==> inputs of 09-14 <==
// Cfu
module Cfu (
    input               cmd_valid,
    output              cmd_ready,
    input      [9:0]    cmd_payload_function_id,
    input      [31:0]   cmd_payload_inputs_0,
    input      [31:0]   cmd_payload_inputs_1,
    output reg          rsp_valid,
    input               rsp_ready,
    output reg [31:0]   rsp_payload_outputs_0,
    input               reset,
    input               clk
);
clock: 6.99 ns
lec_check: 0
abc_area: 1
cap_margin: 20
cell_pad_in_sites_detail_placement: 2
cell_pad_in_sites_global_placement: 0
core_aspect_ratio: 0.89
core_margin: 9
core_utilization: 44
cts_cluster_size: 30
gpl_timing_driven: 0
max_routing_layer: met5
min_routing_layer: met2
setup_slack_margin: -0.59
slew_margin: 10
tns_end_percent: 25
run.sh (not shown) runs the stock make flow with config.mk's settings and CLKGATE_MAP_FILE=.
==> inputs of 04-04, as changes to 09-14 <==
==> flow/config.mk (replaced) <==
export PLATFORM = sky130hd
export DESIGN_NAME = Cfu
export DESIGN_NICKNAME = Cfu
export VERILOG_FILES = /design/flow/design.v
export SDC_FILE = /design/flow/constraint.sdc
export NUM_CORES = 4
export LEC_CHECK = 0
export CAP_MARGIN = 20
export CORE_MARGIN = 2
export CORE_UTILIZATION = 42
export MAX_ROUTING_LAYER = met4
export SLEW_MARGIN = 20
==> flow/constraint.sdc (replaced) <==
create_clock -name core_clock -period 12.0 [get_ports {clk}]
set_input_delay 2.4000 -clock core_clock [delete_from_list [all_inputs] [get_ports {clk}]]
set_output_delay 2.4000 -clock core_clock [all_outputs]
set_load 0.01 [all_outputs]
==> results <==
- 04-04 ran to the end with no violations. 09-14 died in 4_1_cts.
- Of 09-14 and 04-04, 09-14 has the higher synthesized cell count (gap about 32%, measured against 04-04).
- Of 09-14 and 04-04, 09-14 has the higher die size (gap about 20%, measured against 04-04).
- Of 09-14 and 04-04, 09-14 has the higher synthesized area (gap 8.4%, measured against 04-04).
==> figures <==
item	09-14	04-04
Port Buf Inserts	47	108
Mapped Nets	2497	2019
Multiplexer share	0	0.000816
Die area	41000 µm²	34300 µm²
Result of the run	did not finish	timing/DRC/antenna clean
Last stage reached	4_1_cts	-
Placed insts	2461	2030
AND-OR/OR-AND share of the synthesized area	0.0445	0.0748
Per-instance average area after synthesis	7.64 µm²	9.32 µm²
Starting utilization of the core area	0.448	0.425
Mapped cell area	15000 µm²	13800 µm²
Worst setup slack before clock tree synthesis	-3.72 ns	0.237 ns
Register area share after synthesis	0.0442	0.0479
Area fraction in full adders, half adders and majority gates	0.549	0.595

========
==> job 2903 <==
Cfu again, from the RTL that the note above started with.
Settings: LEC_CHECK=0, CAP_MARGIN=20, CORE_MARGIN=2, CORE_UTILIZATION=71, CTS_CLUSTER_DIAMETER=27, PLACE_DENSITY_LB_ADDON=0.24, SLEW_MARGIN=20, TNS_END_PERCENT=5; clock period 9.96 ns.
==> job 4506 (differences from job 2903) <==
--- a/flow/config.mk
+++ b/flow/config.mk
@@ -8,7 +8,6 @@
 export CAP_MARGIN = 20
+export CORE_ASPECT_RATIO = 0.5
 export CORE_MARGIN = 2
-export CORE_UTILIZATION = 71
-export CTS_CLUSTER_DIAMETER = 27
-export PLACE_DENSITY_LB_ADDON = 0.24
+export CORE_UTILIZATION = 65
+export PLACE_DENSITY_LB_ADDON = 0.29
 export SLEW_MARGIN = 20
-export TNS_END_PERCENT = 5
==> flow/constraint.sdc (replaced) <==
create_clock -name core_clock -period 12.0 [get_ports {clk}]
set_input_delay 2.4000 -clock core_clock [delete_from_list [all_inputs] [get_ports {clk}]]
set_output_delay 2.4000 -clock core_clock [all_outputs]
set_load 0.01 [all_outputs]
==> comparison <==
Job 2903 completed and failed the layout checks on negative setup slack. Job 4506 ran to the end with no violations. Of job 2903 and job 4506, job 2903 has the higher worst hold slack (gap 0.0083 ns). In job 4506 the via count is smaller than in job 2903, by 19%. Global-route usage: job 4506 is lower than job 2903 (11 points). In clock-buffer cell count, job 2903 and job 4506 do not differ. Cell count: job 2903 is higher than job 4506 (10%). Between job 4506 and job 2903, the lower final area is in job 4506 (gap about 10%, measured against job 2903). Routed wire length: job 2903 is higher than job 4506 (about 40%). Register-to-register slack: job 4506 is better than job 2903 (2.0 ns).
==> figures <==
|  | job 2903 | job 4506 |
|---|---|---|
| Outcome | complete, but fails checks | timing/DRC/antenna clean |
| Reasons for failing layout checks | negative setup slack | - |
| Combinational share of cell area | 69.6% | 75.7% |
| Effective utilization at floorplan | 73.0% | 66.7% |
| Setup slack of the most critical reg-to-reg path | 6.78 ns | 8.76 ns |
| Number of antenna violations at the first check in global routing | 3 | 0 |
| Post-Route Hold Slack | 0.483 ns | 0.475 ns |
| Average via count per standard cell | 6.05 | 5.43 |
| Wirelength per Cell | 21.4 um | 16.9 um |
| Tool Warnings | 34 | 32 |
| Die boundary width | 143 um | 210 um |
| Global Route met3 Usage | 8.36% | 3.72% |
| Post-Route M1 WL | 14.3 mm | 14.4 mm |
| Total Neg Setup Slack | -5.49 ns | 0 ns |
| Number of global-route vias before repair | 13607 | 11222 |
